==> job 7467 <==
## MIPS
module MIPS(
    clk,
    rst_n,
    in_valid,
    instruction,
    out_valid,
    instruction_fail,
    out_0,
    out_1,
    out_2,
    out_3,
    out_4,
    out_5
);
clock: 5.0 ns
lec_check: 0
cap_margin: 20
core_margin: 2
core_utilization: 40
slew_margin: 20
run.sh (not shown) runs the stock make flow with config.mk's settings and CLKGATE_MAP_FILE=.
==> inputs of job 3313, as changes to job 7467 <==
- CELL_PAD_IN_SITES_DETAIL_PLACEMENT: not set -> 0
- CORE_UTILIZATION: 40 -> 61
- GPL_TIMING_DRIVEN: not set -> 0
- HOLD_SLACK_MARGIN: not set -> -0.04
- MIN_ROUTING_LAYER: not set -> met1
- PLACE_DENSITY: not set -> 0.79
- SLEW_MARGIN: 20 -> 5
==> flow/constraint.sdc (replaced) <==
create_clock -name core_clock -period 1.73 [get_ports {clk}]
set_input_delay 0.3460 -clock core_clock [delete_from_list [all_inputs] [get_ports {clk}]]
set_output_delay 0.3460 -clock core_clock [all_outputs]
set_load 0.01 [all_outputs]
==> inputs of job 4742, as changes to job 7467 <==
- ABC_AREA: not set -> 1
- CELL_PAD_IN_SITES_DETAIL_PLACEMENT: not set -> 0
- CELL_PAD_IN_SITES_GLOBAL_PLACEMENT: not set -> 1
- CORE_MARGIN: 2 -> 7
- CORE_UTILIZATION: 40 -> 61
- CTS_CLUSTER_DIAMETER: not set -> 53
- CTS_CLUSTER_SIZE: not set -> 25
- GPL_TIMING_DRIVEN: not set -> 0
- HOLD_SLACK_MARGIN: not set -> -0.04
- MIN_ROUTING_LAYER: not set -> met1
- SETUP_SLACK_MARGIN: not set -> 0.42
- SLEW_MARGIN: 20 -> 5
- TNS_END_PERCENT: not set -> 5
==> flow/constraint.sdc (replaced) <==
create_clock -name core_clock -period 2.27 [get_ports {clk}]
set_input_delay 0.4540 -clock core_clock [delete_from_list [all_inputs] [get_ports {clk}]]
set_output_delay 0.4540 -clock core_clock [all_outputs]
set_load 0.01 [all_outputs]
==> comparison table <==
|  | job 3313 | job 7467 | job 4742 |
|---|---|---|---|
| GRT met2 Usage | 0.766 | 0.392 | - |
| Sw frac | 0.287 | 0.249 | - |
| Number of sequential cells | 218 | 218 | - |
| Tot Pwr | 12.8 mW | 4.17 mW | - |
| Result of the run | finished with violations | timing/DRC/antenna clean | aborted with a tool error |
| Last stage reached | - | - | global placement (3_3_place_gp) |
| Violated checks | negative setup slack | - | - |
| Logic gate share of total power | 0.140 | 0.071 | - |
| Sequential group power | 5.75 mW | 2.05 mW | - |
| Clock sink count | 218 | 218 | - |
| Share of synthesized cell area in full adder, half adder and majority cells | 0.0160 | 0.0160 | 0.0167 |
| GR Layer Usage met3 | 0.152 | 0.0369 | - |
| Initial antenna violation count | 2 | 0 | - |
| Multiplexer share | 0.114 | 0.114 | 0 |
| Net load switching power | 3.68 mW | 1.04 mW | - |
| Hold slack final | 312 ps | 386 ps | - |
| Yosys-reported design area after synthesis | 13000 µm² | 13000 µm² | 12400 µm² |
| Core area | 21000 µm² | 31800 µm² | 20100 µm² |
| Vias in the first global route | 13660 | 10492 | - |
| Tool warnings | 30 | 28 | - |

========
==> run Z: inputs <==
==> flow/design.v <==
module MIPS(
    clk,
    rst_n,
    in_valid,
    instruction,
    out_valid,
    instruction_fail,
    out_0,
    out_1,
    out_2,
    out_3,
    out_4,
    out_5
);
input clk;
input rst_n;
input in_valid;
input [31:0] instruction;
output logic out_valid, instruction_fail;
output logic [15:0] out_0, out_1, out_2, out_3, out_4, out_5;
logic in_valid_1, in_valid_2, in_valid_3;
logic [31:0] instruction_reg;
always_ff @(negedge rst_n, posedge clk) begin
    if (~rst_n) begin
        in_valid_1 <= 0;
    end
    else begin
        if (in_valid) begin
            instruction_reg <= instruction;
        end
        in_valid_1 <= in_valid;
    end
end
logic [1:0] opcode_comb, opcode_reg;
logic [2:0] func_comb, func_reg;
logic [15:0] value_rs_comb, value_rs_reg;
logic [15:0] value_rt_comb, value_rt_reg;
logic [4:0] dest_comb, dest_reg;
logic [4:0] dest_reg_1;
logic [15:0] immediate_comb;
logic [5:0] shamt_comb, shamt_reg;
logic [15:0] result_comb, result_reg;
logic [15:0] add_reg;
assign shamt_comb = instruction_reg[10:6];
assign immediate_comb = instruction_reg[15:0];
always_comb begin
    if (instruction_reg[31:26] == 6'd0) begin
        case (instruction_reg[5:0])
            6'b100100: func_comb = 1;
            6'b100101: func_comb = 2;
            6'b100111: func_comb = 3;
            6'b000000: func_comb = 4;
            6'b000010: func_comb = 5;
            default: func_comb = 0;
        endcase
    end
    else begin
        func_comb = 0;
    end
end
always_comb begin
    case (instruction_reg[31:26])
        6'b000000: opcode_comb = 0;
        default: opcode_comb = 1;
    endcase
end
always_comb begin
    if (dest_reg_1 == instruction_reg[25:21]) value_rs_comb = result_reg;
    else begin
        case (instruction_reg[25:21])
            5'b10001: value_rs_comb = out_0;
            5'b10010: value_rs_comb = out_1;
            5'b01000: value_rs_comb = out_2;
            5'b10111: value_rs_comb = out_3;
            5'b11111: value_rs_comb = out_4;
            5'b10000: value_rs_comb = out_5;
            default: value_rs_comb = 16'd0;
        endcase
    end
end
always_comb begin
    if (dest_reg_1 == instruction_reg[20:16]) value_rt_comb = result_reg;
    else begin
        case (instruction_reg[20:16])
            5'b10001: value_rt_comb = out_0;
            5'b10010: value_rt_comb = out_1;
            5'b01000: value_rt_comb = out_2;
            5'b10111: value_rt_comb = out_3;
            5'b11111: value_rt_comb = out_4;
            5'b10000: value_rt_comb = out_5;
            default: value_rt_comb = 16'd0;
        endcase
    end
end
always_comb begin
    case (instruction_reg[31:26])
        6'b000000: begin
            dest_comb = instruction_reg[15:11];
        end
        6'b001000: begin
            dest_comb = instruction_reg[20:16];
        end
        default: begin
            dest_comb = 0;
        end
    endcase
end
always_ff @ (posedge clk, negedge rst_n) begin
    if (~rst_n) begin
        in_valid_2 <= 0;
    end
    else begin
        if (in_valid_1) begin
            value_rs_reg <= value_rs_comb;
            value_rt_reg <= value_rt_comb;
            dest_reg <= dest_comb;
            add_reg <= (opcode_comb == 0) ? value_rt_comb : immediate_comb;
            func_reg <= func_comb;
            opcode_reg <= opcode_comb;
            shamt_reg <= shamt_comb;
        end
        in_valid_2 <= in_valid_1;
    end
end
always_comb begin
    case (func_reg)
        6'd0: result_comb = value_rs_reg + add_reg;
        6'd1: result_comb = value_rs_reg & value_rt_reg;
        6'd2: result_comb = value_rs_reg | value_rt_reg;
        6'd3: result_comb = ~(value_rs_reg | value_rt_reg);
        6'd4: result_comb = value_rt_reg << shamt_reg;
        6'd5: result_comb = value_rt_reg >> shamt_reg;
        default: result_comb = 16'd0;
    endcase
end
always_ff @ (negedge rst_n, posedge clk) begin
    if (~rst_n) begin
        in_valid_3 <= 0;
        result_reg <= 0;
    end
    else begin
        if (in_valid_2) begin
            result_reg <= result_comb;
            dest_reg_1 <= dest_reg;
        end
        in_valid_3 <= in_valid_2;
    end
end
always_ff @ (negedge rst_n, posedge clk) begin
    if (~rst_n) begin
        out_valid <= 0;
        instruction_fail <= 0;
        out_0 <= 0;
        out_1 <= 0;
        out_2 <= 0;
        out_3 <= 0;
        out_4 <= 0;
        out_5 <= 0;
    end
    else if (in_valid_3) begin
        out_valid <= 1;
        case (dest_reg_1)
            5'b10001: begin
                out_0 <= result_reg;
                instruction_fail <= 0;
            end
            5'b10010: begin
                out_1 <= result_reg;
                instruction_fail <= 0;
            end
            5'b01000: begin
                out_2 <= result_reg;
                instruction_fail <= 0;
            end
            5'b10111: begin
                out_3 <= result_reg;
                instruction_fail <= 0;
            end
            5'b11111: begin
                out_4 <= result_reg;
                instruction_fail <= 0;
            end
            5'b10000: begin
                out_5 <= result_reg;
                instruction_fail <= 0;
            end
            default: instruction_fail <= 1;
        endcase
    end
    else begin
        out_0 <= 0;
        out_1 <= 0;
        out_2 <= 0;
        out_3 <= 0;
        out_4 <= 0;
        out_5 <= 0;
        out_valid <= in_valid_3;
    end
end
endmodule
==> flow/run.sh <==
#!/bin/bash
# the make line also repeats each setting of config.mk as NAME=value (left out here)
make -C /OpenROAD-flow-scripts/flow DESIGN_CONFIG=/design/flow/config.mk WORK_HOME=/design/flow/orfs CLKGATE_MAP_FILE= finish
==> flow/config.mk <==
export PLATFORM = sky130hd
export DESIGN_NAME = MIPS
export DESIGN_NICKNAME = MIPS
export VERILOG_FILES = /design/flow/design.v
export SDC_FILE = /design/flow/constraint.sdc
export NUM_CORES = 4
export LEC_CHECK = 0
export CAP_MARGIN = 20
export CORE_MARGIN = 2
export CORE_UTILIZATION = 58
export SLEW_MARGIN = 20
==> flow/constraint.sdc <==
create_clock -name core_clock -period 2.91 [get_ports {clk}]
set_input_delay 0.5820 -clock core_clock [delete_from_list [all_inputs] [get_ports {clk}]]
set_output_delay 0.5820 -clock core_clock [all_outputs]
set_load 0.01 [all_outputs]
==> run P: changes against run Z <==
- CORE_UTILIZATION: 58 -> 40
==> comparison table <==
metric	run Z	run P
Dpl cells	1609	1765
Estimated wirelength of the detail-placed design	29010 µm	29820 µm
GR Layer Usage met2	0.5162	0.4029
Met1 track utilization from global routing	0.5013	0.3695
Combinational cell power	0.521 mW	0.528 mW
Die X	153.6 µm	184.2 µm
Net Sw Frac	0.2511	0.2503
Non-clock buffering overhead in the final layout	0.1115	0.1104
Area grow syn2layout	17.50%	18.40%
Outcome	timing/DRC/antenna clean	timing/DRC/antenna clean
Overall Power	7.093 mW	6.915 mW
Flop share of the area	0.3868	0.3839
Clock group share of total power	0.431	0.414
Power is estimated from default activity; no workload was simulated.
